===== flow/config.mk =====
export PLATFORM = sky130hd
export DESIGN_NAME = systolic_array
export DESIGN_NICKNAME = systolic_array
export VERILOG_FILES = /design/flow/design.v
export SDC_FILE = /design/flow/constraint.sdc
export NUM_CORES = 4
export LEC_CHECK = 0
export CAP_MARGIN = 20
export CORE_MARGIN = 2
export CORE_UTILIZATION = 71
export CTS_CLUSTER_SIZE = 97
export SLEW_MARGIN = 20

===== flow/constraint.sdc =====
create_clock -name core_clock -period 10.0 [get_ports {clk}]
set_input_delay 2.0000 -clock core_clock [delete_from_list [all_inputs] [get_ports {clk}]]
set_output_delay 2.0000 -clock core_clock [all_outputs]
set_load 0.01 [all_outputs]

===== flow/design.v =====
module register_async #(
  parameter integer WIDTH                 = 8
) (
  input  wire                             clk,
  input  wire                             reset,
  input  wire                             enable,
  input  wire        [ WIDTH -1 : 0 ]     in,
  output wire        [ WIDTH -1 : 0 ]     out
);
  reg [ WIDTH -1 : 0 ] out_reg;
  always @(posedge clk or posedge reset)
  begin
    if (reset)
      out_reg <= 'b0;
    else if (enable)
      out_reg <= in;
  end
  assign out = out_reg;
endmodule
module signed_adder #(
  parameter integer IN1_WIDTH             = 8,
  parameter integer IN2_WIDTH             = 8,
  parameter integer OUT_WIDTH             = 8
) (
  input  wire signed [ IN1_WIDTH  -1 : 0 ] a,
  input  wire signed [ IN2_WIDTH  -1 : 0 ] b,
  output wire signed [ OUT_WIDTH  -1 : 0 ] out
);
assign out = a + b;
endmodule
module accumulator #(
  parameter integer IN_WIDTH              = 8,
  parameter integer OUT_WIDTH             = 8
) (
  input  wire                             clk,
  input  wire                             reset,
  input  wire                             clear,
  input  wire signed [ IN_WIDTH  -1 : 0 ] in,
  output wire signed [ OUT_WIDTH -1 : 0 ] out
);
wire signed [OUT_WIDTH-1:0] next_out = clear ? in : in + out;
register_async #(
  .WIDTH        ( OUT_WIDTH   )
) acc_reg_inst (
  .clk          ( clk         ),
  .reset        ( reset       ),
  .enable       ( 1'b1        ),
  .in           ( next_out    ),
  .out          ( out         )
);
endmodule
module signed_spatial_mult #(
  parameter integer PRECISION                     = 8,                                    
  parameter integer L_PRECISION                   = 2,                                     
  parameter integer TOP_MODULE                    = 1,                                     
  parameter integer A_SIGN_EXTEND                 = 0,                                     
  parameter integer B_SIGN_EXTEND                 = 0,                                     
  parameter integer IN_WIDTH                      = (PRECISION/L_PRECISION) * PRECISION,   
  parameter integer A_WIDTH                       = IN_WIDTH,                              
  parameter integer B_WIDTH                       = IN_WIDTH,                              
  parameter integer OUT_WIDTH                     = PRECISION * 2 + A_SIGN_EXTEND + B_SIGN_EXTEND,                         
  parameter integer NUM_LEVELS                    = $clog2(PRECISION/L_PRECISION),         
  parameter integer MODE_WIDTH                    = 2 * NUM_LEVELS,                        
  parameter integer HALF_PRECISION                = PRECISION / 2                          
) (
  input                                           clk,
  input                                           reset,
  input  wire        [ 2              -1 : 0 ]    prev_level_mode,
  input  wire        [ MODE_WIDTH     -1 : 0 ]    mode,
  input  wire        [ A_WIDTH        -1 : 0 ]    a,
  input  wire        [ B_WIDTH        -1 : 0 ]    b,
  output wire        [ OUT_WIDTH      -1 : 0 ]    out
);
genvar ii, jj, kk;
generate
    wire [2-1:0] higher_level_mode;
    if (TOP_MODULE == 1)
      assign higher_level_mode = 2'b0;
    else
      assign higher_level_mode = prev_level_mode;
    localparam integer A_SIGNED_WIDTH = A_WIDTH + A_SIGN_EXTEND;
    localparam integer B_SIGNED_WIDTH = B_WIDTH + B_SIGN_EXTEND;
    wire signed [ A_SIGNED_WIDTH -1 : 0 ] a_signed;
    wire signed [ B_SIGNED_WIDTH -1 : 0 ] b_signed;
    wire signed [ OUT_WIDTH      -1 : 0 ] out_signed;
    wire a_mode, b_mode;
    assign {a_mode, b_mode} = prev_level_mode;
    assign a_signed = {a_mode && a[IN_WIDTH-1], a};
    assign b_signed = {b_mode && b[IN_WIDTH-1], b};
  if (PRECISION == L_PRECISION)
  begin: FULL_PRECISION  
    assign out_signed = a_signed * b_signed;
    assign out = out_signed;
  end
  else
  begin: LP_MULT_INST
    wire [1:0] curr_level_mode = mode[MODE_WIDTH-1:MODE_WIDTH-2];
    localparam integer LP_MULT_IN_W = IN_WIDTH / 4;
    wire [ LP_MULT_IN_W - 1 : 0 ] a_0;
    wire [ LP_MULT_IN_W - 1 : 0 ] a_1;
    wire [ LP_MULT_IN_W - 1 : 0 ] a_2;
    wire [ LP_MULT_IN_W - 1 : 0 ] a_3;
    wire [ LP_MULT_IN_W - 1 : 0 ] b_0;
    wire [ LP_MULT_IN_W - 1 : 0 ] b_1;
    wire [ LP_MULT_IN_W - 1 : 0 ] b_2;
    wire [ LP_MULT_IN_W - 1 : 0 ] b_3;
    localparam integer II_MAX = PRECISION/(L_PRECISION*2);
    localparam integer JJ_MAX = PRECISION/(L_PRECISION*2); 
    if (TOP_MODULE == 1)
    begin: B_TRANSPOSE
      for (ii=0; ii<II_MAX; ii=ii+1)
      begin: LOOP_II
        for (jj=0; jj<JJ_MAX; jj=jj+1)
        begin: LOOP_JJ
          for (kk=0; kk<L_PRECISION; kk=kk+1)
          begin: LOOP_KK
            assign b_0[kk+L_PRECISION*(jj+ii*JJ_MAX)] = b[kk+L_PRECISION*((ii + 0     )+(jj + 0     )*JJ_MAX*2)];
            assign b_1[kk+L_PRECISION*(jj+ii*JJ_MAX)] = b[kk+L_PRECISION*((ii + 0     )+(jj + II_MAX)*JJ_MAX*2)];
            assign b_2[kk+L_PRECISION*(jj+ii*JJ_MAX)] = b[kk+L_PRECISION*((ii + JJ_MAX)+(jj + 0     )*JJ_MAX*2)];
            assign b_3[kk+L_PRECISION*(jj+ii*JJ_MAX)] = b[kk+L_PRECISION*((ii + JJ_MAX)+(jj + II_MAX)*JJ_MAX*2)];
          end
        end
      end
    end else
    begin
      for (ii=0; ii<II_MAX; ii=ii+1)
      begin: LOOP_II
        for (jj=0; jj<JJ_MAX; jj=jj+1)
        begin: LOOP_JJ
          for (kk=0; kk<L_PRECISION; kk=kk+1)
          begin: LOOP_KK
            assign b_0[kk+L_PRECISION*(jj+ii*JJ_MAX)] = b[kk+L_PRECISION*((jj + 0     )+(ii + 0     )*JJ_MAX*2)];
            assign b_1[kk+L_PRECISION*(jj+ii*JJ_MAX)] = b[kk+L_PRECISION*((jj + JJ_MAX)+(ii + 0     )*JJ_MAX*2)];
            assign b_2[kk+L_PRECISION*(jj+ii*JJ_MAX)] = b[kk+L_PRECISION*((jj + 0     )+(ii + II_MAX)*JJ_MAX*2)];
            assign b_3[kk+L_PRECISION*(jj+ii*JJ_MAX)] = b[kk+L_PRECISION*((jj + JJ_MAX)+(ii + II_MAX)*JJ_MAX*2)];
          end
        end
      end
    end
    for (ii=0; ii<II_MAX; ii=ii+1)
    begin: LOOP_II
      for (jj=0; jj<JJ_MAX; jj=jj+1)
      begin: LOOP_JJ
        for (kk=0; kk<L_PRECISION; kk=kk+1)
        begin: LOOP_KK
          assign a_0[kk+L_PRECISION*(jj+ii*JJ_MAX)] = a[kk+L_PRECISION*((jj + 0     )+(ii + 0     )*JJ_MAX*2)];
          assign a_1[kk+L_PRECISION*(jj+ii*JJ_MAX)] = a[kk+L_PRECISION*((jj + JJ_MAX)+(ii + 0     )*JJ_MAX*2)];
          assign a_2[kk+L_PRECISION*(jj+ii*JJ_MAX)] = a[kk+L_PRECISION*((jj + 0     )+(ii + II_MAX)*JJ_MAX*2)];
          assign a_3[kk+L_PRECISION*(jj+ii*JJ_MAX)] = a[kk+L_PRECISION*((jj + JJ_MAX)+(ii + II_MAX)*JJ_MAX*2)];
        end
      end
    end
    wire signed [ PRECISION + 1             + 1             -1 : 0 ] pp_0;
    wire signed [ PRECISION + A_SIGN_EXTEND + 1             -1 : 0 ] pp_1;
    wire signed [ PRECISION + 1             + B_SIGN_EXTEND -1 : 0 ] pp_2;
    wire signed [ PRECISION + A_SIGN_EXTEND + B_SIGN_EXTEND -1 : 0 ] pp_3;
    wire [MODE_WIDTH-3:0] lower_level_mode;
    if (PRECISION == L_PRECISION*2)
    begin: LAST_LEVEL
      assign lower_level_mode = 'b0;
    end
    else
    begin: NEXT_LEVEL
      assign lower_level_mode = mode[MODE_WIDTH-3:0];
    end
    wire [2-1:0] m0_sign_mode;
    wire [2-1:0] m1_sign_mode;
    wire [2-1:0] m2_sign_mode;
    wire [2-1:0] m3_sign_mode;
    assign m0_sign_mode = curr_level_mode;
    assign m1_sign_mode = {higher_level_mode[1], curr_level_mode[0]};
    assign m2_sign_mode = {curr_level_mode[1], higher_level_mode[0]};
    assign m3_sign_mode = higher_level_mode;
    signed_spatial_mult #(HALF_PRECISION, L_PRECISION, 0, 1            , 1            ) m0 (clk, reset, m0_sign_mode, lower_level_mode, a_0, b_0, pp_0);
    signed_spatial_mult #(HALF_PRECISION, L_PRECISION, 0, A_SIGN_EXTEND, 1            ) m1 (clk, reset, m1_sign_mode, lower_level_mode, a_1, b_1, pp_1);
    signed_spatial_mult #(HALF_PRECISION, L_PRECISION, 0, 1            , B_SIGN_EXTEND) m2 (clk, reset, m2_sign_mode, lower_level_mode, a_2, b_2, pp_2);
    signed_spatial_mult #(HALF_PRECISION, L_PRECISION, 0, A_SIGN_EXTEND, B_SIGN_EXTEND) m3 (clk, reset, m3_sign_mode, lower_level_mode, a_3, b_3, pp_3);
    wire signed [OUT_WIDTH-1:0] spp_0;
    wire signed [OUT_WIDTH-1:0] spp_1;
    wire signed [OUT_WIDTH-1:0] spp_2;
    wire signed [OUT_WIDTH-1:0] spp_3;
    reg [1:0] s_0;
    reg [1:0] s_1;
    reg [1:0] s_2;
    reg [1:0] s_3;
    always @(*) begin
      case (curr_level_mode)
        0: begin
          s_0 = 2'd0;
          s_1 = 2'd1;
          s_2 = 2'd1;
          s_3 = 2'd2;
        end
        1: begin
          s_0 = 2'd0;
          s_1 = 2'd1;
          s_2 = 2'd0;
          s_3 = 2'd1;
        end
        2: begin
          s_0 = 2'd0;
          s_1 = 2'd0;
          s_2 = 2'd1;
          s_3 = 2'd1;
        end
        3: begin
          s_0 = 2'd0;
          s_1 = 2'd0;
          s_2 = 2'd0;
          s_3 = 2'd0;
        end
      endcase
    end
    assign spp_0 = pp_0 <<< (s_0 * HALF_PRECISION);
    assign spp_1 = pp_1 <<< (s_1 * HALF_PRECISION);
    assign spp_2 = pp_2 <<< (s_2 * HALF_PRECISION);
    assign spp_3 = pp_3 <<< (s_3 * HALF_PRECISION);
    assign out = spp_0 + spp_1 + spp_2 + spp_3;
  end  
  endgenerate
endmodule
module systolic_array #(
  parameter integer ARRAY_N               = 4,
  parameter integer ARRAY_M               = 2,
  parameter integer PMAX                  = 8,
  parameter integer PMIN                  = 2,
  parameter integer ACT_WIDTH             = ARRAY_N * PMAX * (PMAX/PMIN),
  parameter integer WGT_WIDTH             = ARRAY_M * ARRAY_N * PMAX * (PMAX/PMIN),
  parameter integer ACCUMULATOR_WIDTH     = 4 * PMAX,
  parameter integer OUT_WIDTH             = ARRAY_M * ACCUMULATOR_WIDTH,
  parameter integer MODE_WIDTH            = $clog2(PMAX/PMIN) * 2
) (
  input  wire                               clk,
  input  wire                               reset,
  input  wire                               out_valid,
  input  wire                               acc_clear,
  input  wire        [ ACT_WIDTH  -1 : 0 ]  activation_in,
  input  wire        [ WGT_WIDTH  -1 : 0 ]  weight_in,
  input  wire        [ MODE_WIDTH -1 : 0 ]  mode,
  output wire        [ OUT_WIDTH  -1 : 0 ]  activation_out,
  output wire                               activation_valid
);
  localparam integer MULT_IN_WIDTH = PMAX * PMAX / PMIN;
  localparam integer MULT_OUT_WIDTH = 2 * PMAX;
  localparam integer ADDER_OUT_WIDTH = 2 * PMAX + $clog2(ARRAY_N);
  localparam integer SYSTOLIC_OUT_WIDTH = ADDER_OUT_WIDTH * ARRAY_M;
  wire        [ OUT_WIDTH          -1 : 0 ]  accumulator_out;
  wire        [ SYSTOLIC_OUT_WIDTH -1 : 0 ]  systolic_out;
  wire        [ ARRAY_M            -1 : 0 ]  systolic_out_valid;
  wire        [ ARRAY_M            -1 : 0 ]  _systolic_out_valid;
  wire        [ ARRAY_M            -1 : 0 ]  systolic_acc_clear;
  wire        [ ARRAY_M            -1 : 0 ]  _systolic_acc_clear;
  genvar n, m;
  generate
  for (m=0; m<ARRAY_M; m=m+1)
  begin: LOOP_INPUT_FORWARD
    for (n=0; n<ARRAY_N; n=n+1)
    begin: LOOP_OUTPUT_FORWARD
      wire        [ MULT_IN_WIDTH   -1 : 0 ] a;          
      wire        [ MULT_IN_WIDTH   -1 : 0 ] b;          
      wire signed [ MULT_OUT_WIDTH  -1 : 0 ] mult_out;   
      wire signed [ ADDER_OUT_WIDTH -1 : 0 ] mac_out;    
      wire        [ ADDER_OUT_WIDTH -1 : 0 ] adder_out;  
      if (m == 0)
      begin
        assign a = activation_in[n*MULT_IN_WIDTH+:MULT_IN_WIDTH];
      end
      else
      begin
        wire  [ MULT_IN_WIDTH -1 : 0 ] fwd_a;
        assign fwd_a = LOOP_INPUT_FORWARD[m-1].LOOP_OUTPUT_FORWARD[n].a;
        register_async #(MULT_IN_WIDTH) fwd_a_reg (clk, reset, 1'b1, fwd_a, a);
      end
      assign b = weight_in[(n + m*ARRAY_N)*MULT_IN_WIDTH+:MULT_IN_WIDTH];
      signed_spatial_mult #(
       .PRECISION           ( PMAX              ),   
       .L_PRECISION         ( PMIN              ),   
       .TOP_MODULE          ( 1                 )    
      ) mult_inst (
        .clk                ( clk               ),   
        .reset              ( reset             ),   
        .prev_level_mode    ( 2'b0              ),   
        .mode               ( mode              ),   
        .a                  ( a                 ),   
        .b                  ( b                 ),   
        .out                ( mult_out          )    
      );
      if (n > 0)
      begin: ADD_MULT_OUT
        wire signed [ ADDER_OUT_WIDTH -1 : 0 ] prev_mac_out;
        assign prev_mac_out = LOOP_INPUT_FORWARD[m].LOOP_OUTPUT_FORWARD[n-1].adder_out;
        signed_adder #(
          .IN1_WIDTH        ( MULT_OUT_WIDTH    ),
          .IN2_WIDTH        ( ADDER_OUT_WIDTH   ),
          .OUT_WIDTH        ( ADDER_OUT_WIDTH   )
        ) adder_inst (
          .a                ( mult_out          ),
          .b                ( prev_mac_out      ),
          .out              ( mac_out           )
        );
      end
      else
      begin
        assign mac_out = mult_out;
      end
      wire enable;
      assign enable = 1'b1;
      register_async #(
        .WIDTH              ( ADDER_OUT_WIDTH   )
      ) reg_inst (
        .clk                ( clk               ),   
        .reset              ( reset             ),   
        .enable             ( enable            ),   
        .in                 ( mac_out           ),   
        .out                ( adder_out         )    
      );
      if (n == ARRAY_N - 1)
      begin
        assign systolic_out[m*ADDER_OUT_WIDTH+:ADDER_OUT_WIDTH] = adder_out;
      end
    end
  end
  endgenerate
  register_async #(1) out_valid_delay1 (clk, reset, 1'b1, out_valid, _systolic_out_valid[0]);
  register_async #(1) out_valid_delay2 (clk, reset, 1'b1, _systolic_out_valid[0], systolic_out_valid[0]);
  register_async #(1) acc_clear_delay1 (clk, reset, 1'b1, acc_clear, _systolic_acc_clear[0]);
  assign systolic_acc_clear[0] = _systolic_acc_clear[0];
  genvar i;
  generate
  for (i=1; i<ARRAY_M; i=i+1)
  begin: CLEAR_AND_VALID
    register_async #(1) out_valid_delay2 (clk, reset, 1'b1, systolic_out_valid[i-1], systolic_out_valid[i]);
    register_async #(1) acc_clear_delay1 (clk, reset, 1'b1, systolic_acc_clear[i-1], systolic_acc_clear[i]);
  end
  endgenerate
  assign activation_out = accumulator_out;
  assign activation_valid = |systolic_out_valid;  
  generate
  for (i=0; i<ARRAY_M; i=i+1)
  begin: ACCUMULATOR
    wire acc_clr;
    wire [ADDER_OUT_WIDTH-1:0] acc_in;
    wire [ACCUMULATOR_WIDTH-1:0] acc_out;
    wire acc_out_valid;
    assign acc_clr = systolic_acc_clear[i];
    assign acc_in = systolic_out[i * ADDER_OUT_WIDTH +: ADDER_OUT_WIDTH];
    assign accumulator_out[ACCUMULATOR_WIDTH*i+:ACCUMULATOR_WIDTH] = acc_out;
    assign acc_out_valid = systolic_out_valid[i];
    accumulator #(
      .IN_WIDTH           ( ADDER_OUT_WIDTH     ),
      .OUT_WIDTH          ( ACCUMULATOR_WIDTH   )
    ) acc_inst (
      .clk                ( clk                 ),
      .reset              ( reset               ),
      .clear              ( acc_clr             ),
      .in                 ( acc_in              ),
      .out                ( acc_out             )
    );
  end
  endgenerate
endmodule

===== flow/run.sh =====
#!/bin/bash
# the make line also repeats each setting of config.mk as NAME=value (left out here)
make -C /OpenROAD-flow-scripts/flow DESIGN_CONFIG=/design/flow/config.mk WORK_HOME=/design/flow/orfs CLKGATE_MAP_FILE= finish

==> results of run 1 <==
[metrics by stage]
stage          TNS, ps  setup slack [ps]  hold WS (ps)  area, sq um
2_1_floorplan    -2219            -568.6         331.2        83370
3_3_place_gp    -31910             -1203         333.3       102700
3_5_place_dp    -53000             -1482         335.8       102700
4_1_cts         -118.8            -42.94         343.1       106100
[timing repair]
action / CTS
buffers inserted: 55
endpoints found under the setup margin: 46
resized: 316
pin swaps: 194
[per-layer routing]
| metal | track usage | GRT overflow |
|---|---|---|
| met4 | 0.7645 | 62 |
| met2 | 0.9308 | 51 |
| met1 | 0.7724 | 3 |
| met5 | 0.3994 | 2 |
| met3 | 0.6970 | 26 |
==> results_slide.txt, run 1 <==
Run Summary

Synth
  – YS warnings: 8
  – Ys async rst share: 1.000
  – Comb area leader: adder cells
  – Biggest area cells: fa_1, ha_1, dfrtp_1, inv_1, xnor2_1
  – Yosys xor share: 0.09254
  – Compound Share, Synth: 0.1092
  – Syn Area/Cell: approximately 8.4 sq um
  – Synth area leader: fa_1
  – Multiplexer share: 0.01392
  – Adder share: 0.4405
  – Synthesized instance count: roughly 9700
  – Count of library flops with an enable pin: 0
  – Top cells by count: inv_1, fa_1, nand2_1
  – And+or+nand+nor area frac: 0.1444
  – #FFs+latches synth: about 340
  – Distinct cells, synth: between 60 and 70
  – Max-area cell share: 0.2812
  – Yosys top cell by instances: inv_1
  – Ys flop type: dfrtp_1
  – Nets at Floorplan: approximately 12000
  – Ys cells: about 9700
  – Synth Seq Share: 0.1019
  – Synthesis area per yosys: 82230 sq um
  – Synth Cell Area: just over 80000 sq um

Floorplanning
  – CORE AREA: about 110000 sq um
  – IO Pins: approximately 460
  – Die ar.: 118600 sq um
  – Num rows: 124
  – Die Y: approximately 340 um
  – Pre-Place Util: 0.7172
  – Die Span X: 344.3 um

CTS
  – H-tree lvl count: 2
  – TritonCTS Sinks: ~340
  – CTS max path bufs: 3
  – # hold bufs at CTS: 0
  – CTS Buf Count: 47
  – Clock root buffer: clkbuf_16

Placement
  – HPWL after DPL: approximately 260 mm
  – RePlAce Congestion: approximately 1.1
  – Cell Count Post-Placement: roughly 13000
  – IO buf count: around 460

Outcome
  – Error msg: [ERROR GRT-0232] Routing congestion too high. Check the congestion heatmap in the GUI.
  – Status: did not finish
  – Exit stage: global routing (5_1_grt)

Global route
  – GR Util All Layers: 0.7893
  – Total grt overflow: approximately 140
==> inputs of run 2 (changes only) <==
CORE_ASPECT_RATIO = 1.78   (was default)
CORE_UTILIZATION = 72   (was 71)
CTS_CLUSTER_SIZE = 100   (was 97)
MAX_ROUTING_LAYER = met4   (was default)
PLACE_DENSITY_LB_ADDON = 0.25   (was default)
SETUP_SLACK_MARGIN = 2.14   (was default)
SLEW_MARGIN = 35   (was 20)
TNS_END_PERCENT = 30   (was default)
clock period = 7.14 ns   (was 10.0 ns; I/O delays follow)
==> run 2 against run 1 <==
  * The run fails in clock tree synthesis (4_1_cts)
  * Synthesized cell count did not move
  * Die area down 1.3%
  * Area after synthesis stayed put
==> results_slide.txt, run 2 <==
Run Summary

Floorplanning
  – Num rows: about 170
  – Die Span X: 257.3 um
  – Die ar.: 117000 sq um
  – Die Y: around 450 um
  – IO Pins: about 460
  – Pre-Place Util: 0.7242
  – CORE AREA: roughly 110000 sq um

Synth
  – Yosys top cell by instances: inv_1
  – Compound Share, Synth: 0.1092
  – Synthesized instance count: between 9000 and 10000
  – Synth Seq Share: 0.1019
  – Adder share: 0.4405
  – Synth area leader: fa_1
  – YS warnings: 8
  – Ys async rst share: 1.000
  – Distinct cells, synth: between 60 and 70
  – Top cells by count: inv_1, fa_1, nand2_1
  – Count of library flops with an enable pin: 0
  – Yosys xor share: 0.09254
  – Comb area leader: adder cells
  – Max-area cell share: 0.2812
  – Synth Cell Area: between 80000 and 90000 sq um
  – Ys flop type: dfrtp_1
  – Multiplexer share: 0.01392
  – And+or+nand+nor area frac: 0.1444
  – Syn Area/Cell: about 8.4 sq um
  – Biggest area cells: fa_1, ha_1, dfrtp_1, inv_1, xnor2_1
  – Ys cells: between 9000 and 10000
  – Synthesis area per yosys: 82230 sq um
  – Nets at Floorplan: approximately 12000
  – #FFs+latches synth: between 300 and 400

Outcome
  – Status: did not finish
  – Error msg: [ERROR DPL-0038] Utilization greater than 100%, impossible to legalize
  – Exit stage: clock tree synthesis (4_1_cts)

Placement
  – Placed Instance Area: ~110000 sq um
  – IO buf count: between 400 and 500
  – RePlAce Congestion: about 1.2
  – HPWL after DPL: a little over 300 mm
  – Dpl ws: -4250 ps
  – Cell Count Post-Placement: roughly 14000
## run 2: through the flow
stage	util
3_5_place_dp	0.9266
3_3_place_gp	0.9266
2_1_floorplan	-
==> inputs of run 3 (changes only) <==
CORE_ASPECT_RATIO = default   (was 1.78)
CORE_UTILIZATION = 40   (was 72)
CTS_CLUSTER_SIZE = default   (was 100)
GPL_ROUTABILITY_DRIVEN = 1   (was default)
HOLD_SLACK_MARGIN = 0.26   (was default)
MAX_ROUTING_LAYER = default   (was met4)
PLACE_DENSITY_LB_ADDON = 0.09   (was 0.25)
SETUP_SLACK_MARGIN = default   (was 2.14)
SLEW_MARGIN = 20   (was 35)
TNS_END_PERCENT = 70   (was 30)
clock period = 11.0 ns   (was 7.14 ns; I/O delays follow)
==> run 3 against run 2 <==
  * The run now finishes clean
  * Synthesized cell count is the same
  * Area after synthesis is the same
  * Die area grew 79%
==> results_slide.txt, run 3 <==
Implementation Results

Outcome
  – Status: finished clean

Worst setup path
  – Max stage delay on crit path: 540 ps
  – Crit. End Element: register
  – Worst endpoint data arrival time: ~11000 ps
  – Slowest CP cell: fa_1
  – Crit path max fanout: 4
  – CP Class: in -> reg
  – Worst R2R Path Depth: 40
  – Critical path depth in cells: 42
  – Flop2flop setup slack: 1650 ps
  – Crit start category: input pin
  – CP Launch Point: activation_in[115]
  – Crit-path leading delay family: adder cells
  – Crit path DRT: 11570 ps
  – Crit path buf inv count: 8

Detailed routing
  – Post-DR vias/cell: just over 5
  – Wire per inst: between 20 and 25 um
  – Initial drt markers: 4653
  – Final WL: 294.3 mm
  – ANT nets after route: 0
  – Vias: 71020
  – DR DRC count: 0
  – Iteration tally of the first detailed-router pass: 6

Global route
  – GR Util All Layers: 0.2797
  – First-pass GRT wire length: between 400 and 500 mm
  – Vias in the first global route: ~73000
  – Largest net degree at the start of global routing: ~110
  – Total grt overflow: 0
  – Initial antenna violation count: 31

Synth
  – Ys flop type: dfrtp_1
  – Multiplexer share: 0.01392
  – Synth Cell Area: ~82000 sq um
  – #FFs+latches synth: about 340
  – Distinct cells, synth: 68
  – Top cells by count: inv_1, fa_1, nand2_1
  – Comb area leader: adder cells
  – Ys async rst share: 1.000
  – Count of library flops with an enable pin: 0
  – Synth area leader: fa_1
  – Compound Share, Synth: 0.1092
  – Max-area cell share: 0.2812
  – Synthesis area per yosys: approximately 82000 sq um
  – Biggest area cells: fa_1, ha_1, dfrtp_1, inv_1, xnor2_1
  – YS warnings: 8
  – Synthesized instance count: 9743
  – Yosys top cell by instances: inv_1
  – Adder share: 0.4405
  – Nets at Floorplan: between 10000 and 15000
  – Syn Area/Cell: 8.440 sq um
  – Yosys xor share: 0.09254
  – Synth Seq Share: 0.1019
  – And+or+nand+nor area frac: 0.1444
  – Ys cells: 9743

Placement
  – IO buf count: about 460
  – Cell Count Post-Placement: roughly 14000
  – Placed Instance Area: ~100000 sq um
  – HPWL after DPL: 256.1 mm
  – RePlAce Congestion: just under 1

CTS
  – TritonCTS Sinks: 335
  – CTS max path bufs: 3
  – CTS Buf Count: about 52
  – # hold bufs at CTS: 0
  – Late-Pin Clk Latency: approximately 740 ps
  – Clock tree from TritonCTS: built
  – Worst-path clk slew: about 60 ps
  – H-tree lvl count: 2
  – Clock root buffer: clkbuf_16

Floorplanning
  – Num rows: roughly 170
  – Die Y: 457.4 um
  – Pre-Place Util: 0.4020
  – Die Span X: ~460 um
  – CORE AREA: slightly above 200000 sq um
  – IO Pins: around 460
  – Die ar.: 209200 sq um

Timing
  – Post-route setup TNS: 0 ps
  – Max Freq: about 0.093 GHz
  – Final period utilization: 0.9726
  – RSZ-0062 raised after global routing: yes
  – Worst Max-Slew Pin Slew: roughly 1100 ps
  – Max Slew Vio Count: 0
  – Clk_skew: about 37 ps
  – Hold Fails Final Rpt: 0
  – Slew margin rel.: 0.2636
  – Setup violators final: 0
  – Final period demand of the worst path: roughly 11000 ps
  – Hold WS: 372.5 ps

Worst hold path
  – WHS Path Cells: 0
  – Worst Hold End: out_valid_delay2.out_reg
  – Hold Path Origin: out_valid_delay1.out_reg
  – Hold Path Class: reg -> reg

Final layout
  – Nets@finish: 13970
  – Syn-to-layout area delta: 24.88%
  – Fill cells: just under 20000
  – Total area of sequential cells: about 8400 sq um
  – Area of the multi-input gates: around 67000 sq um
  – Finished Cell Area: a little over 100000 sq um
  – Post-Layout Cell Count: about 14000

Flow run
  – Tool warnings: around 85
  – Max-cap violations: 0
==> run 3: layer usage <==
| layer | vias to the layer above | global-route usage | part of all wire |
|---|---|---|---|
| met5 | - | 0 | 0.00035 |
| met4 | 14 | 0.05746 | 0.024 |
| met3 | 269 | 0.03439 | 0.054 |
| met2 | 1682 | 0.4550 | 0.45 |
| met1 | 35120 | 0.3984 | 0.47 |
| li1 | 33930 | - | - |
==> run 3: metrics by stage <==
step / worst slack, ps / utilization
finish: 301.6 / 0.5020
global route: -61.45 / 0.5019
CTS: 0.3215 / 0.4988
detailed placement: -1147 / 0.4894
global placement: -1073 / 0.4894
floorplan: -347.8 / -
==> run 3: area by class of cell <==
class / instances / share of cell area
diodes: 9 / 0.0002193
inverters: 1895 / 0.06930
clock buffers: 69 / 0.01446
flip-flops and latches: 335 / 0.08163
multi-input cells: 7276 / 0.6485
repair buffers: 1812 / 0.1498
clock inverters: 25 / 0.003265
well taps: 2688 / 0.03275
==> run 3: repair_timing <==
item	in CTS	in global routing
endpoints found under the setup margin	3	33
buffers inserted	4	8
cloned	0	2
resized	18	117
pin swaps	9	34
==> inputs of run 4 (changes only) <==
ABC_AREA = 1   (was default)
CELL_PAD_IN_SITES_GLOBAL_PLACEMENT = 1   (was default)
CORE_ASPECT_RATIO = 1.63   (was default)
CORE_UTILIZATION = 63   (was 40)
CTS_CLUSTER_SIZE = 79   (was default)
GPL_ROUTABILITY_DRIVEN = 0   (was 1)
HOLD_SLACK_MARGIN = 0.03   (was 0.26)
MAX_ROUTING_LAYER = met4   (was default)
MIN_ROUTING_LAYER = met2   (was default)
PLACE_DENSITY_LB_ADDON = 0.1   (was 0.09)
SETUP_SLACK_MARGIN = -0.21   (was default)
SLEW_MARGIN = 25   (was 20)
TNS_END_PERCENT = 30   (was 70)
clock period = 8.58 ns   (was 11.0 ns; I/O delays follow)
==> run 4 against run 3 <==
  * The run now fails in global routing (5_1_grt)
  * Area after synthesis increased by 4.1%
  * Synthesized cell count increased by 17%
  * Die area decreased by 34%
==> results_slide.txt, run 4 <==
Run Summary

Outcome
  – Status: did not finish
  – Exit stage: global routing (5_1_grt)
  – Error msg: [ERROR GRT-0116] Global routing finished with congestion. Check the congestion regions in the DRC Viewer.

Placement
  – Dpl ws: -2958 ps
  – IO buf count: 456
  – HPWL after DPL: approximately 250 mm
  – Cell Count Post-Placement: ~16000

Synth
  – Ys cells: between 10000 and 15000
  – Ys async rst share: 1.000
  – Synth Seq Share: 0.09795
  – Count of library flops with an enable pin: 0
  – Compound Share, Synth: 0.09639
  – Synth area leader: fa_1
  – Yosys top cell by instances: inv_1
  – YS warnings: 8
  – Synthesized instance count: 11400
  – Ys flop type: dfrtp_1
  – #FFs+latches synth: approximately 340
  – Multiplexer share: 0.001053
  – Yosys xor share: 0.06902
  – Syn Area/Cell: around 7.5 sq um
  – Biggest area cells: fa_1, ha_1, inv_1, nand2_1, dfrtp_1
  – Synthesis area per yosys: 85580 sq um
  – Distinct cells, synth: about 60
  – Max-area cell share: 0.2702
  – Synth Cell Area: ~86000 sq um
  – Top cells by count: inv_1, nand2_1, fa_1
  – Nets at Floorplan: approximately 14000
  – Comb area leader: adder cells
  – And+or+nand+nor area frac: 0.1845
  – Adder share: 0.4232

CTS
  – CTS max path bufs: 3
  – H-tree lvl count: 2
  – CTS Buf Count: ~46
  – TritonCTS Sinks: ~340
  – Clock root buffer: clkbuf_16

Floorplanning
  – Die ar.: 138900 sq um
  – Pre-Place Util: 0.6353
  – Num rows: 172
  – Die Span X: roughly 290 um
  – CORE AREA: approximately 130000 sq um
  – IO Pins: 457
  – Die Y: 474.6 um

Global route
  – Total grt overflow: about 290
  – GR Util All Layers: 0.8000
run 4: metrics by stage:
step	hold WS (ps)	instance area [sq um]	util
after detailed placement	336.2	108900	0.8083
after global placement	334.7	108900	0.8083
after floorplan	331.2	85890	-
after CTS	350.8	115300	0.8560
run 4: routing by layer:
| metal | overflow | GRT usage |
|---|---|---|
| met5 | - | - |
| met4 | 37 | 0.5871 |
| met3 | 221 | 0.8471 |
| met2 | 33 | 0.8629 |
| met1 | - | - |
run 4: repair_timing:
item                       in CTS
hold buffers                    0
pin swaps                     436
setup endpoints to repair      93
resized                       907
setup buffers                 198
gates cloned                    1
==> inputs of run 5 (changes only) <==
CELL_PAD_IN_SITES_GLOBAL_PLACEMENT = default   (was 1)
CORE_ASPECT_RATIO = default   (was 1.63)
CORE_UTILIZATION = 58   (was 63)
CTS_CLUSTER_SIZE = default   (was 79)
GPL_ROUTABILITY_DRIVEN = default   (was 0)
HOLD_SLACK_MARGIN = default   (was 0.03)
MAX_ROUTING_LAYER = default   (was met4)
MIN_ROUTING_LAYER = default   (was met2)
PLACE_DENSITY_LB_ADDON = default   (was 0.1)
SETUP_SLACK_MARGIN = -0.41   (was -0.21)
SLEW_MARGIN = 20   (was 25)
TNS_END_PERCENT = default   (was 30)
clock period = 6.21 ns   (was 8.58 ns; I/O delays follow)
==> run 5 against run 4 <==
  * Now fails the layout checks on negative setup slack
  * Area after synthesis unchanged
  * Die area up 8.5%
  * Synthesized cell count did not move
==> results_slide.txt, run 5 <==
Implementation Results

Timing
  – Final period utilization: 1.588
  – PnR worst setup slack: -3650 ps
  – Slew margin rel.: 0.3442
  – Worst Max-Slew Pin Slew: ~980 ps
  – Setup violators final: 127
  – Clk_skew: 34.92 ps
  – Post-route setup TNS: -288780 ps
  – Max Freq: roughly 0.10 GHz
  – Final period demand of the worst path: 9860 ps
  – RSZ-0062 raised after global routing: yes
  – Max Slew Vio Count: 0
  – Hold WS: 368.7 ps
  – Hold Fails Final Rpt: 0

Synth
  – #FFs+latches synth: ~340
  – Adder share: 0.4232
  – Comb area leader: adder cells
  – Distinct cells, synth: slightly below 60
  – Synthesized instance count: between 10000 and 15000
  – Multiplexer share: 0.001053
  – And+or+nand+nor area frac: 0.1845
  – YS warnings: 8
  – Nets at Floorplan: between 10000 and 15000
  – Yosys xor share: 0.06902
  – Ys cells: about 11000
  – Synthesis area per yosys: between 80000 and 90000 sq um
  – Synth Seq Share: 0.09795
  – Synth Cell Area: 85580 sq um
  – Syn Area/Cell: 7.508 sq um
  – Ys flop type: dfrtp_1
  – Ys async rst share: 1.000
  – Max-area cell share: 0.2702
  – Count of library flops with an enable pin: 0
  – Compound Share, Synth: 0.09639
  – Synth area leader: fa_1
  – Yosys top cell by instances: inv_1
  – Top cells by count: inv_1, nand2_1, fa_1
  – Biggest area cells: fa_1, ha_1, inv_1, nand2_1, dfrtp_1

Detailed routing
  – ANT nets after route: 0
  – DR DRC count: 0
  – Final WL: approximately 360 mm
  – Post-DR vias/cell: between 5 and 6
  – Vias: 92510
  – Iteration tally of the first detailed-router pass: 11
  – Wire per inst: roughly 22 um
  – Initial drt markers: roughly 9000

Worst setup path
  – Crit. End Element: register
  – Crit path max fanout: 3
  – Crit path DRT: ~6800 ps
  – CP Class: in -> reg
  – Slowest CP cell: fa_1
  – Critical path depth in cells: 49
  – Flop2flop setup slack: -3150 ps
  – Crit start category: input pin
  – Max stage delay on crit path: roughly 590 ps
  – Crit-path leading delay family: adder cells
  – CP Launch Point: weight_in[223]
  – Worst endpoint data arrival time: 10480 ps
  – Crit path buf inv count: 12
  – Worst R2R Path Depth: between 50 and 60

CTS
  – TritonCTS Sinks: about 340
  – Clock tree from TritonCTS: built
  – CTS max path bufs: 3
  – Worst-path clk slew: around 60 ps
  – H-tree lvl count: 2
  – Clock root buffer: clkbuf_16
  – CTS Buf Count: about 49
  – Late-Pin Clk Latency: 720 ps
  – # hold bufs at CTS: 0

Final layout
  – Syn-to-layout area delta: 43.92%
  – Final core utilization: 0.8431
  – Nets@finish: 16990
  – Finished Cell Area: around 120000 sq um
  – Post-Layout Cell Count: between 15000 and 20000
  – Fill cells: 8316

Global route
  – First-pass GRT wire length: 518.4 mm
  – GR Util All Layers: 0.4457
  – Largest net degree at the start of global routing: approximately 110
  – Initial antenna violation count: 27
  – Vias in the first global route: 96880
  – Total grt overflow: 0

Placement
  – Placed Instance Area: 113100 sq um
  – IO buf count: ~460
  – HPWL after DPL: roughly 270 mm
  – RePlAce Congestion: between 1 and 1.5
  – Cell Count Post-Placement: between 15000 and 20000
  – Dpl ws: -4391 ps

Outcome
  – Status: failed layout checks
  – Blocking Checks: negative setup slack

Flow run
  – Max-cap violations: 0
  – Tool warnings: between 90 and 100

Floorplanning
  – Die Span X: between 300 and 400 um
  – Die Y: roughly 390 um
  – Pre-Place Util: 0.5858
  – CORE AREA: roughly 150000 sq um
  – Die ar.: approximately 150000 sq um
  – Num rows: approximately 140
  – IO Pins: roughly 460

Worst hold path
  – Worst Hold End: out_valid_delay2.out_reg
  – WHS Path Cells: 0
  – Hold Path Class: reg -> reg
  – Hold Path Origin: out_valid_delay1.out_reg
-- run 5: metal layers --
layer,GRT usage,vias up,part of all wire
li1,-,40840,-
met1,0.5378,44270,0.36
met2,0.7202,5535,0.44
met3,0.1141,1841,0.12
met4,0.2618,24,0.078
met5,0.006061,-,0.00081
-- run 5: final cells by class --
class	count	area, sq um	share of cell area
Clock buffer	64	1343	0.01090
Multi-Input combinational cell	8166	73990	0.6008
Clock inverter	26	346.6	0.002814
Antenna cell	25	62.56	0.0005079
Inverter	2653	10030	0.08147
Timing Repair Buffer	3187	26610	0.2160
Sequential cell	335	8383	0.06806
Tap cell	1917	2399	0.01947
-- run 5: timing repair --
item / in CTS / in global routing
cloned: 2 / 0
buffers inserted: 264 / 74
resized: 1183 / 425
setup endpoints to repair: 122 / 122
pin swaps: 687 / 349
==> inputs of run 6 (changes only) <==
CORE_UTILIZATION = 72   (was 58)
CTS_CLUSTER_SIZE = 10   (was default)
PLACE_DENSITY_LB_ADDON = 0.03   (was default)
SETUP_SLACK_MARGIN = 0.89   (was -0.41)
TNS_END_PERCENT = 5   (was default)
clock period = 4.82 ns   (was 6.21 ns; I/O delays follow)
==> run 6 against run 5 <==
  * The flow now stops in clock tree synthesis (4_1_cts)
  * Area after synthesis unchanged
  * Die area decreased by 19%
  * Synthesized cell count unchanged
==> results_slide.txt, run 6 <==
Run Summary

Outcome
  – Status: did not finish
  – Exit stage: clock tree synthesis (4_1_cts)
  – Error msg: [ERROR DPL-0033] detailed placement checks failed during check placement.

Placement
  – Placed Instance Area: about 110000 sq um
  – HPWL after DPL: roughly 310 mm
  – RePlAce Congestion: approximately 1.1
  – IO buf count: 456

Synth
  – Synthesis area per yosys: 85580 sq um
  – Synth Seq Share: 0.09795
  – Adder share: 0.4232
  – Synth area leader: fa_1
  – Count of library flops with an enable pin: 0
  – Synth Cell Area: roughly 86000 sq um
  – Top cells by count: inv_1, nand2_1, fa_1
  – Synthesized instance count: between 10000 and 15000
  – And+or+nand+nor area frac: 0.1845
  – Ys cells: between 10000 and 15000
  – Yosys top cell by instances: inv_1
  – #FFs+latches synth: approximately 340
  – Compound Share, Synth: 0.09639
  – Multiplexer share: 0.001053
  – Comb area leader: adder cells
  – Syn Area/Cell: 7.508 sq um
  – Nets at Floorplan: between 10000 and 15000
  – Max-area cell share: 0.2702
  – Ys async rst share: 1.000
  – YS warnings: 8
  – Ys flop type: dfrtp_1
  – Distinct cells, synth: 59
  – Biggest area cells: fa_1, ha_1, inv_1, nand2_1, dfrtp_1
  – Yosys xor share: 0.06902

Floorplanning
  – Pre-Place Util: 0.7258
  – Die Y: around 350 um
  – Die Span X: between 300 and 400 um
  – Num rows: approximately 130
  – Die ar.: ~120000 sq um
  – IO Pins: around 460
  – CORE AREA: around 120000 sq um
## run 6: through the flow
| stage | hold WS [ps] | std cells | worst slack, ps | TNS, ps |
|---|---|---|---|---|
| floorplan | 331.2 | 11400 | -4562 | -641500 |
| global placement | 335.0 | 15530 | -5207 | -538900 |
| detailed placement | 336.3 | 15530 | -5890 | -603930 |
==> inputs of run 7 (changes only) <==
ABC_AREA = default   (was 1)
CORE_ASPECT_RATIO = 1.78   (was default)
CTS_CLUSTER_DIAMETER = 28   (was default)
CTS_CLUSTER_SIZE = 100   (was 10)
HOLD_SLACK_MARGIN = -0.1   (was default)
MAX_ROUTING_LAYER = met4   (was default)
PLACE_DENSITY_LB_ADDON = 0.25   (was 0.03)
SETUP_SLACK_MARGIN = default   (was 0.89)
SLEW_MARGIN = 35   (was 20)
TNS_END_PERCENT = 30   (was 5)
clock period = 10.0 ns   (was 4.82 ns; I/O delays follow)
==> run 7 against run 6 <==
  * The flow stops in global routing (5_1_grt)
  * Synthesized cell count is 15% lower
  * Area after synthesis is 3.9% lower
  * Die area is 3.8% lower
==> results_slide.txt, run 7 <==
Run Summary

Synth
  – Ys flop type: dfrtp_1
  – Comb area leader: adder cells
  – #FFs+latches synth: 335
  – Synthesis area per yosys: between 80000 and 90000 sq um
  – Synthesized instance count: just under 10000
  – Compound Share, Synth: 0.1092
  – Ys async rst share: 1.000
  – Synth Seq Share: 0.1019
  – Synth Cell Area: slightly above 80000 sq um
  – Biggest area cells: fa_1, ha_1, dfrtp_1, inv_1, xnor2_1
  – And+or+nand+nor area frac: 0.1444
  – Syn Area/Cell: 8.440 sq um
  – Count of library flops with an enable pin: 0
  – Max-area cell share: 0.2812
  – YS warnings: 8
  – Synth area leader: fa_1
  – Top cells by count: inv_1, fa_1, nand2_1
  – Adder share: 0.4405
  – Nets at Floorplan: between 10000 and 15000
  – Multiplexer share: 0.01392
  – Yosys xor share: 0.09254
  – Ys cells: ~10000
  – Distinct cells, synth: around 70
  – Yosys top cell by instances: inv_1

CTS
  – CTS Buf Count: about 90
  – CTS max path bufs: 3
  – TritonCTS Sinks: approximately 340
  – H-tree lvl count: 3
  – # hold bufs at CTS: 0
  – Clock root buffer: clkbuf_16

Outcome
  – Exit stage: global routing (5_1_grt)
  – Status: did not finish
  – Error msg: [ERROR GRT-0116] Global routing finished with congestion. Check the congestion regions in the DRC Viewer.

Floorplanning
  – Die ar.: about 120000 sq um
  – Num rows: 165
  – Die Y: 454.9 um
  – Die Span X: 257.3 um
  – IO Pins: between 400 and 500
  – CORE AREA: between 100000 and 150000 sq um
  – Pre-Place Util: 0.7242

Placement
  – RePlAce Congestion: roughly 1.1
  – IO buf count: between 400 and 500
  – HPWL after DPL: 256.7 mm

Global route
  – Total grt overflow: about 950
  – GR Util All Layers: 0.8667
[run 7: routing by layer]
layer,overflow,track usage
met2,523,1.004
met1,17,0.8129
met4,367,0.9139
met3,46,0.7363
met5,-,-
[run 7: repair_timing]
item | in CTS
buffers inserted | 54
gates resized | 356
endpoints found under the setup margin | 54
pin swaps | 168
[run 7: through the flow]
stage	instance area (sq um)	hold WS [ps]	setup TNS (ps)	instances	setup slack (ps)
2_1_floorplan	82770	331.2	-16290	9743	-1043
3_3_place_gp	101700	333.8	-37530	13210	-1230
3_5_place_dp	101700	337.8	-56850	13210	-1426
4_1_cts	107000	350.4	-59.16	13430	-33.19
==> inputs of run 8 (changes only) <==
CORE_ASPECT_RATIO = default   (was 1.78)
CTS_CLUSTER_DIAMETER = 376   (was 28)
HOLD_SLACK_MARGIN = default   (was -0.1)
MAX_ROUTING_LAYER = default   (was met4)
PLACE_DENSITY = 0.38   (was default)
PLACE_DENSITY_LB_ADDON = default   (was 0.25)
SLEW_MARGIN = 20   (was 35)
TNS_END_PERCENT = default   (was 30)
clock period = 4.12 ns   (was 10.0 ns; I/O delays follow)
==> run 8 against run 7 <==
  * The run fails in clock tree synthesis (4_1_cts)
  * Die area hardly changed
  * Synthesized cell count unchanged
  * Area after synthesis stayed put
==> results_slide.txt, run 8 <==
Run Summary

Synth
  – Max-area cell share: 0.2812
  – Multiplexer share: 0.01392
  – Ys cells: between 9000 and 10000
  – Nets at Floorplan: about 12000
  – Comb area leader: adder cells
  – Adder share: 0.4405
  – Yosys top cell by instances: inv_1
  – Synthesized instance count: approximately 10000
  – Distinct cells, synth: approximately 68
  – YS warnings: 8
  – Ys flop type: dfrtp_1
  – Count of library flops with an enable pin: 0
  – Ys async rst share: 1.000
  – And+or+nand+nor area frac: 0.1444
  – Top cells by count: inv_1, fa_1, nand2_1
  – Compound Share, Synth: 0.1092
  – Synthesis area per yosys: between 80000 and 90000 sq um
  – Yosys xor share: 0.09254
  – #FFs+latches synth: 335
  – Synth Seq Share: 0.1019
  – Synth Cell Area: about 80000 sq um
  – Biggest area cells: fa_1, ha_1, dfrtp_1, inv_1, xnor2_1
  – Synth area leader: fa_1
  – Syn Area/Cell: around 8.4 sq um

Floorplanning
  – IO Pins: 457
  – Die ar.: roughly 120000 sq um
  – Num rows: about 120
  – Die Y: about 340 um
  – CORE AREA: about 110000 sq um
  – Pre-Place Util: 0.7280
  – Die Span X: roughly 340 um

Placement
  – HPWL after DPL: 293.1 mm
  – RePlAce Congestion: around 1.1
  – IO buf count: around 460
  – Placed Instance Area: 106100 sq um

Outcome
  – Error msg: [ERROR DPL-0038] Utilization greater than 100%, impossible to legalize
  – Exit stage: clock tree synthesis (4_1_cts)
  – Status: did not finish
[run 8: metrics by stage]
| stage | worst slack (ps) | hold slack [ps] | utilization | cells |
|---|---|---|---|---|
| after floorplan | -5198 | 331.2 | - | 9743 |
| after detailed placement | -6278 | 353.0 | 0.9392 | 13680 |
| after global placement | -5851 | 338.4 | 0.9392 | 13680 |
==> inputs of run 9 (changes only) <==
ABC_AREA = 0   (was default)
CELL_PAD_IN_SITES_GLOBAL_PLACEMENT = 0   (was default)
CORE_ASPECT_RATIO = 0.71   (was default)
CORE_MARGIN = 3   (was 2)
CORE_UTILIZATION = 50   (was 72)
CTS_CLUSTER_DIAMETER = 262   (was 376)
GPL_ROUTABILITY_DRIVEN = 0   (was default)
GPL_TIMING_DRIVEN = 1   (was default)
HOLD_SLACK_MARGIN = 0.28   (was default)
MAX_ROUTING_LAYER = met4   (was default)
PLACE_DENSITY = 0.47   (was 0.38)
SLEW_MARGIN = 35   (was 20)
TNS_END_PERCENT = 40   (was default)
clock period = 13.7 ns   (was 4.12 ns; I/O delays follow)
==> run 9 against run 8 <==
  * The flow stops in detailed routing (5_2_route)
  * Area after synthesis did not move
  * Synthesized cell count did not move
  * Die area up 45%
==> results_slide.txt, run 9 <==
Run Summary

Outcome
  – Status: did not finish
  – Exit stage: detailed routing (5_2_route)
  – Error msg: [ERROR DRT-0255] Maze Route cannot find path of net activation_in[116] in worker of routeBox ( 434700 289800 ) ( 487295 338100 ).

Synth
  – YS warnings: 8
  – Synth Seq Share: 0.1019
  – Top cells by count: inv_1, fa_1, nand2_1
  – Yosys top cell by instances: inv_1
  – #FFs+latches synth: around 340
  – Nets at Floorplan: between 10000 and 15000
  – Comb area leader: adder cells
  – Ys flop type: dfrtp_1
  – Compound Share, Synth: 0.1092
  – Synthesis area per yosys: 82230 sq um
  – Yosys xor share: 0.09254
  – Ys cells: just under 10000
  – Synthesized instance count: 9743
  – Distinct cells, synth: between 60 and 70
  – Synth area leader: fa_1
  – Adder share: 0.4405
  – Syn Area/Cell: around 8.4 sq um
  – Synth Cell Area: 82230 sq um
  – Biggest area cells: fa_1, ha_1, dfrtp_1, inv_1, xnor2_1
  – Multiplexer share: 0.01392
  – Max-area cell share: 0.2812
  – And+or+nand+nor area frac: 0.1444
  – Ys async rst share: 1.000
  – Count of library flops with an enable pin: 0

CTS
  – H-tree lvl count: 1
  – Clock root buffer: clkbuf_16
  – CTS-repair resized insts: 0
  – # hold bufs at CTS: 0
  – CTS max path bufs: 3
  – TritonCTS Sinks: 335
  – CTS Buf Count: 10
  – Postcts setup bufs: 0

Global route
  – Total grt overflow: 0
  – GR Util All Layers: 0.3005
  – Vias in the first global route: 65420
  – Initial antenna violation count: 14
  – Largest net degree at the start of global routing: 95
  – First-pass GRT wire length: 379.8 mm

Floorplanning
  – Pre-Place Util: 0.5072
  – IO Pins: between 400 and 500
  – Die ar.: 169400 sq um
  – Die Y: approximately 350 um
  – CORE AREA: 162100 sq um
  – Num rows: ~120
  – Die Span X: 487.3 um

Placement
  – IO buf count: around 460
  – Cell Count Post-Placement: about 12000
  – HPWL after DPL: roughly 210 mm
## run 9: metrics by stage
step	hold WS, ps	setup slack, ps	cell area (sq um)
after global placement	337.0	523.1	89460
after floorplan	331.2	1354	82230
after CTS	384.6	1107	89870
after global routing	386.3	360.0	89960
after detailed placement	341.3	395.2	89470
## run 9: layer usage
metal  GRT usage
met1      0.3937
met3     0.02526
met4     0.07911
met2      0.5027
met5           -
==> inputs of run 10 (changes only) <==
ABC_AREA = default   (was 0)
CELL_PAD_IN_SITES_GLOBAL_PLACEMENT = default   (was 0)
CORE_ASPECT_RATIO = default   (was 0.71)
CORE_MARGIN = 2   (was 3)
CORE_UTILIZATION = 66   (was 50)
CTS_CLUSTER_DIAMETER = default   (was 262)
CTS_CLUSTER_SIZE = 37   (was 100)
GPL_ROUTABILITY_DRIVEN = default   (was 0)
GPL_TIMING_DRIVEN = default   (was 1)
HOLD_SLACK_MARGIN = default   (was 0.28)
MAX_ROUTING_LAYER = default   (was met4)
PLACE_DENSITY = default   (was 0.47)
SETUP_SLACK_MARGIN = 1.05   (was default)
SLEW_MARGIN = 20   (was 35)
TNS_END_PERCENT = default   (was 40)
clock period = 10.6 ns   (was 13.7 ns; I/O delays follow)
==> run 10 against run 9 <==
  * The flow stops in global routing (5_1_grt)
  * Synthesized cell count did not move
  * Die area decreased by 25%
  * Area after synthesis unchanged
==> results_slide.txt, run 10 <==
Run Summary

Synth
  – Top cells by count: inv_1, fa_1, nand2_1
  – Comb area leader: adder cells
  – Yosys top cell by instances: inv_1
  – Synthesized instance count: slightly below 10000
  – Yosys xor share: 0.09254
  – YS warnings: 8
  – Compound Share, Synth: 0.1092
  – Synth Seq Share: 0.1019
  – Synth Cell Area: 82230 sq um
  – Distinct cells, synth: around 70
  – #FFs+latches synth: about 340
  – Max-area cell share: 0.2812
  – And+or+nand+nor area frac: 0.1444
  – Nets at Floorplan: between 10000 and 15000
  – Count of library flops with an enable pin: 0
  – Ys flop type: dfrtp_1
  – Syn Area/Cell: between 8 and 9 sq um
  – Biggest area cells: fa_1, ha_1, dfrtp_1, inv_1, xnor2_1
  – Multiplexer share: 0.01392
  – Synthesis area per yosys: around 82000 sq um
  – Ys async rst share: 1.000
  – Synth area leader: fa_1
  – Adder share: 0.4405
  – Ys cells: just under 10000

Placement
  – RePlAce Congestion: roughly 1
  – IO buf count: roughly 460
  – HPWL after DPL: about 250 mm
  – Placed Instance Area: roughly 100000 sq um

Floorplanning
  – Pre-Place Util: 0.6651
  – CORE AREA: approximately 120000 sq um
  – Die Y: 357.0 um
  – IO Pins: between 400 and 500
  – Die Span X: between 300 and 400 um
  – Num rows: approximately 130
  – Die ar.: about 130000 sq um

Outcome
  – Exit stage: global routing (5_1_grt)
  – Status: did not finish

CTS
  – CTS max path bufs: 3
  – CTS Buf Count: approximately 49
  – TritonCTS Sinks: approximately 340
  – Clock root buffer: clkbuf_16
  – H-tree lvl count: 2
-- run 10: repair_timing --
item	in CTS
cloned	1
setup buffers	81
hold buffers	0
pin swaps	318
setup endpoints to repair	70
gates resized	506
-- run 10: stage by stage --
step | setup WS, ps | instances
global placement | -822.8 | 13050
detailed placement | -1108 | 13050
CTS | 652.5 | 13210
floorplan | -78.20 | 9743
==> inputs of run 11 (changes only) <==
ABC_AREA = 1   (was default)
CELL_PAD_IN_SITES_GLOBAL_PLACEMENT = 1   (was default)
CORE_UTILIZATION = 68   (was 66)
CTS_CLUSTER_DIAMETER = 312   (was default)
CTS_CLUSTER_SIZE = default   (was 37)
MAX_ROUTING_LAYER = met5   (was default)
PLACE_DENSITY_LB_ADDON = 0.13   (was default)
SETUP_SLACK_MARGIN = 2.91   (was 1.05)
SLEW_MARGIN = 35   (was 20)
TNS_END_PERCENT = 35   (was default)
clock period = 15.6 ns   (was 10.6 ns; I/O delays follow)
==> run 11 against run 10 <==
  * Die area grew 1.0%
  * The flow stops in global placement without I/O (3_1_place_gp_skip_io)
  * Synthesized cell count grew 17%
  * Area after synthesis grew 4.1%
==> results_slide.txt, run 11 <==
Run Summary

Synth
  – Top cells by count: inv_1, nand2_1, fa_1
  – Synth Seq Share: 0.09795
  – Count of library flops with an enable pin: 0
  – Distinct cells, synth: just under 60
  – Biggest area cells: fa_1, ha_1, inv_1, nand2_1, dfrtp_1
  – Comb area leader: adder cells
  – Ys cells: roughly 11000
  – Ys flop type: dfrtp_1
  – Adder share: 0.4232
  – Ys async rst share: 1.000
  – #FFs+latches synth: approximately 340
  – Synthesized instance count: ~11000
  – Synth Cell Area: roughly 86000 sq um
  – Compound Share, Synth: 0.09639
  – And+or+nand+nor area frac: 0.1845
  – Nets at Floorplan: approximately 14000
  – Syn Area/Cell: between 7 and 8 sq um
  – Yosys xor share: 0.06902
  – Synth area leader: fa_1
  – YS warnings: 8
  – Synthesis area per yosys: 85580 sq um
  – Yosys top cell by instances: inv_1
  – Max-area cell share: 0.2702
  – Multiplexer share: 0.001053

Floorplanning
  – Pre-Place Util: 0.6833
  – Num rows: around 130
  – Die Span X: between 300 and 400 um
  – Die ar.: approximately 130000 sq um
  – Die Y: around 360 um
  – CORE AREA: about 130000 sq um

Outcome
  – Status: did not finish
  – Exit stage: global placement without I/O (3_1_place_gp_skip_io)
  – Error msg: [ERROR FLW-0024] Place density exceeds 1.0 (current PLACE_DENSITY_LB_ADDON =  0.13). Please check if the value of  PLACE_DENSITY_LB_ADDON is between 0 and 0.99.
==> inputs of run 12 (changes only) <==
ABC_AREA = default   (was 1)
CELL_PAD_IN_SITES_GLOBAL_PLACEMENT = default   (was 1)
CORE_UTILIZATION = 40   (was 68)
CTS_CLUSTER_DIAMETER = default   (was 312)
MAX_ROUTING_LAYER = default   (was met5)
PLACE_DENSITY_LB_ADDON = default   (was 0.13)
SETUP_SLACK_MARGIN = 1.45   (was 2.91)
SLEW_MARGIN = 20   (was 35)
TNS_END_PERCENT = default   (was 35)
clock period = 10.9 ns   (was 15.6 ns; I/O delays follow)
==> run 12 against run 11 <==
  * The run now finishes clean
  * Synthesized cell count fell by 15%
  * Area after synthesis fell by 3.9%
  * Die area rose by 63%
==> results_slide.txt, run 12 <==
Implementation Results

Detailed routing
  – Final WL: between 300 and 400 mm
  – DR DRC count: 0
  – Initial drt markers: between 5000 and 6000
  – Vias: between 70000 and 80000
  – Iteration tally of the first detailed-router pass: 6
  – Post-DR vias/cell: just over 5
  – ANT nets after route: 0
  – Wire per inst: ~22 um

Synth
  – Synth Cell Area: 82230 sq um
  – Nets at Floorplan: approximately 12000
  – Ys cells: around 10000
  – Count of library flops with an enable pin: 0
  – And+or+nand+nor area frac: 0.1444
  – Synthesis area per yosys: roughly 82000 sq um
  – Compound Share, Synth: 0.1092
  – Syn Area/Cell: around 8.4 sq um
  – Top cells by count: inv_1, fa_1, nand2_1
  – #FFs+latches synth: approximately 340
  – YS warnings: 8
  – Yosys top cell by instances: inv_1
  – Synthesized instance count: around 9700
  – Synth Seq Share: 0.1019
  – Ys flop type: dfrtp_1
  – Max-area cell share: 0.2812
  – Synth area leader: fa_1
  – Biggest area cells: fa_1, ha_1, dfrtp_1, inv_1, xnor2_1
  – Multiplexer share: 0.01392
  – Yosys xor share: 0.09254
  – Comb area leader: adder cells
  – Adder share: 0.4405
  – Distinct cells, synth: ~68
  – Ys async rst share: 1.000

CTS
  – TritonCTS Sinks: ~340
  – CTS Buf Count: 54
  – # hold bufs at CTS: 0
  – H-tree lvl count: 2
  – CTS max path bufs: 3
  – Late-Pin Clk Latency: about 740 ps
  – Clock tree from TritonCTS: built
  – Worst-path clk slew: 60 ps
  – Clock root buffer: clkbuf_16

Floorplanning
  – Die Y: between 400 and 500 um
  – Die Span X: 457.4 um
  – CORE AREA: approximately 200000 sq um
  – Die ar.: 209200 sq um
  – IO Pins: 457
  – Num rows: 166
  – Pre-Place Util: 0.4020

Timing
  – Final period utilization: 0.9271
  – Slew margin rel.: 0.1466
  – Clk_skew: around 57 ps
  – Hold Fails Final Rpt: 0
  – Setup violators final: 0
  – Hold WS: 357.3 ps
  – Final period demand of the worst path: between 10000 and 15000 ps
  – Max Freq: between 0.09 and 0.1 GHz
  – Worst Max-Slew Pin Slew: 1274 ps
  – Max Slew Vio Count: 0
  – PnR worst setup slack: just under 800 ps
  – RSZ-0062 raised after global routing: yes

Worst hold path
  – Hold Path Class: reg -> reg
  – WHS Path Cells: 0
  – Hold Path Origin: out_valid_delay1.out_reg
  – Worst Hold End: out_valid_delay2.out_reg

Final layout
  – Finished Cell Area: between 100000 and 150000 sq um
  – Syn-to-layout area delta: 35.05%
  – Fill cells: around 18000
  – Nets@finish: between 10000 and 15000

Worst setup path
  – CP Launch Point: mode[0]
  – Worst endpoint data arrival time: about 11000 ps
  – Crit-path leading delay family: adder cells
  – Crit path buf inv count: 12
  – Worst R2R Path Depth: 43
  – Most used cell, CP: fa_1
  – CP Class: in -> reg
  – Crit path DRT: 11480 ps
  – Crit path max fanout: 4
  – Flop2flop setup slack: around 2000 ps
  – Max stage delay on crit path: between 500 and 600 ps
  – Critical path depth in cells: ~44
  – Crit start category: input pin
  – Slowest CP cell: fa_1
  – Crit. End Element: register

Placement
  – Placed Instance Area: between 100000 and 150000 sq um
  – IO buf count: approximately 460
  – HPWL after DPL: about 260 mm
  – RePlAce Congestion: slightly below 1
  – Dpl ws: -687.7 ps

Global route
  – Met2 GRT Util: 0.4724
  – Largest net degree at the start of global routing: roughly 130
  – Initial antenna violation count: a little under 80
  – Total grt overflow: 0
  – GR Util All Layers: 0.2933
  – Met3 GRT Util: 0.03820
  – First-pass GRT wire length: between 400 and 500 mm
  – Met1 usage: 0.4045
  – Vias in the first global route: around 76000
  – GRT Max-Usage Layer: met2

Flow run
  – Max-cap violations: 0
  – Tool warnings: around 90

Outcome
  – Status: finished clean
==> run 12: area by class of cell <==
class                           count  area (sq um)  area share
Multi-Input combinational cell   7276         72210      0.6502
Clock buffer                       65          1463     0.01317
Antenna cell                       32         80.08   0.0007210
Inverter                         1895          7131     0.06420
Sequential cell                   335          8383     0.07548
Tap cell                         2688          3363     0.03028
Clock inverter                     37         538.0    0.004844
Timing Repair Buffer             2073         17890      0.1611
==> run 12: per-stage QoR <==
stage	cells	TNS, ps	utilization
after detailed placement	14060	-10860	0.4954
after global routing	14390	0	0.5427
after global placement	14060	-7609	0.4954
after floorplan	9743	0	-
after CTS	14310	0	0.5272
final	14400	0	0.5429
==> run 12: layer usage <==
metal	wire length, um	part of all wire
met2	140100	0.45
met5	183	0.00059
met4	13860	0.044
met3	18860	0.061
met1	138400	0.44
==> run 12: repair_timing <==
action                                  4_1_cts  5_1_grt
endpoints found under the setup margin       74       70
pin swaps                                   456      422
buffers inserted                            148       62
gates resized                               823      546
gates cloned                                  2        0
==> inputs of run 13 (changes only) <==
CORE_ASPECT_RATIO = 0.64   (was default)
CORE_UTILIZATION = 66   (was 40)
CTS_CLUSTER_SIZE = 61   (was default)
MAX_ROUTING_LAYER = met4   (was default)
PLACE_DENSITY_LB_ADDON = 0.02   (was default)
SETUP_SLACK_MARGIN = -0.66   (was 1.45)
SLEW_MARGIN = 35   (was 20)
TNS_END_PERCENT = 5   (was default)
clock period = 8.93 ns   (was 10.9 ns; I/O delays follow)
==> run 13 against run 12 <==
  * The layout now fails its checks (negative setup slack)
  * Hold slack about the same
  * Synthesized cell count stayed put
  * Cell area is 1.4% lower
  * Routed wire length is 11% higher
  * Area after synthesis did not move
  * Non-clock buffer count rose by 489
==> results_slide.txt, run 13 <==
Implementation Results

CTS
  – # hold bufs at CTS: 0
  – CTS Buf Count: roughly 45
  – TritonCTS Sinks: about 340
  – Late-Pin Clk Latency: 750 ps
  – CTS max path bufs: 3
  – Clock root buffer: clkbuf_16

Timing
  – PnR worst setup slack: -1734 ps
  – Clk_skew: 89.24 ps
  – Slew margin rel.: 0.4012
  – Final period demand of the worst path: roughly 11000 ps
  – Setup violators final: between 80 and 90
  – Worst Max-Slew Pin Slew: 896.0 ps
  – Final period utilization: 1.194

Detailed routing
  – Vias: around 87000
  – Final WL: ~350 mm
  – ANT nets after route: 0

Outcome
  – Blocking Checks: negative setup slack
  – Status: failed layout checks

Worst setup path
  – Slowest CP cell: xnor2_1
  – Crit path max fanout: 5
  – Crit path DRT: about 9500 ps
  – Flop2flop setup slack: -340 ps
  – Crit-path leading delay family: adder cells
  – Crit. End Element: register
  – Critical path depth in cells: 37
  – Crit path buf inv count: 7
  – Worst R2R Path Depth: 34

Placement
  – RePlAce Congestion: 1.038
  – HPWL after DPL: approximately 250 mm

Worst hold path
  – Hold Path Origin: out_valid_delay1.out_reg
  – Hold Path Class: reg -> reg

Synth
  – Synth Cell Area: slightly above 80000 sq um
  – Max-area cell share: 0.2812
  – YS warnings: 8
  – Top cells by count: inv_1, fa_1, nand2_1
  – Synthesis area per yosys: slightly above 80000 sq um
  – Comb area leader: adder cells
  – Ys flop type: dfrtp_1
  – Syn Area/Cell: 8.440 sq um
  – Compound Share, Synth: 0.1092
  – Distinct cells, synth: around 70
  – #FFs+latches synth: 335
  – Synthesized instance count: ~9700
  – Yosys xor share: 0.09254
  – Synth area leader: fa_1
  – Ys async rst share: 1.000
  – Biggest area cells: fa_1, ha_1, dfrtp_1, inv_1, xnor2_1
  – Yosys top cell by instances: inv_1
  – Count of library flops with an enable pin: 0

Floorplanning
  – Num rows: between 100 and 150
  – Die Y: roughly 290 um
  – Die ar.: between 100000 and 150000 sq um
  – Pre-Place Util: 0.6661

Global route
  – Vias in the first global route: between 90000 and 100k
  – Total grt overflow: 0
  – GRT Max-Usage Layer: met2
  – Largest net degree at the start of global routing: 109
  – Met3 GRT Util: 0.1481
  – Met1 usage: 0.5729
  – Met2 GRT Util: 0.7938

Final layout
  – Nets@finish: 14710
  – Final core utilization: 0.8866
## run 13: area by class of cell
type	count	area [sq um]
clock inverters	19	260.3
fillers	5780	14000
multi-input cells	7276	69240
inverters	1895	7122
clock buffers	59	1270
flip-flops and latches	335	8383
diodes	46	115.1
repair buffers	2562	21040
well taps	1627	2036
## run 13: metrics by stage
step | hold slack [ps] | cell area [sq um] | instances | setup WS (ps) | setup TNS [ps]
after floorplan | 331.2 | 82770 | 9743 | -1899 | -58690
after global placement | 333.9 | 104200 | 13640 | -2034 | -107400
after detailed placement | 344.0 | 104200 | 13640 | -2269 | -128860
after CTS | 358.6 | 108500 | 13750 | -693.2 | -28860
after global routing | 367.8 | 109400 | 13810 | -1920 | -75930
final | 357.0 | 109500 | 13820 | -1734 | -63680
## run 13: per-layer routing
metal	vias up	part of all wire	wire length (um)
li1	35450	-	-
met5	-	0	0
met3	3225	0.13	45920
met2	7192	0.43	149500
met4	0	0.12	40120
met1	40780	0.32	111400
## run 13: timing repair
| item | in CTS | in global routing |
|---|---|---|
| gates cloned | 6 | 0 |
| pin swaps | 293 | 103 |
| endpoints found under the setup margin | 51 | 54 |
| gates resized | 533 | 162 |
| setup buffers | 79 | 23 |
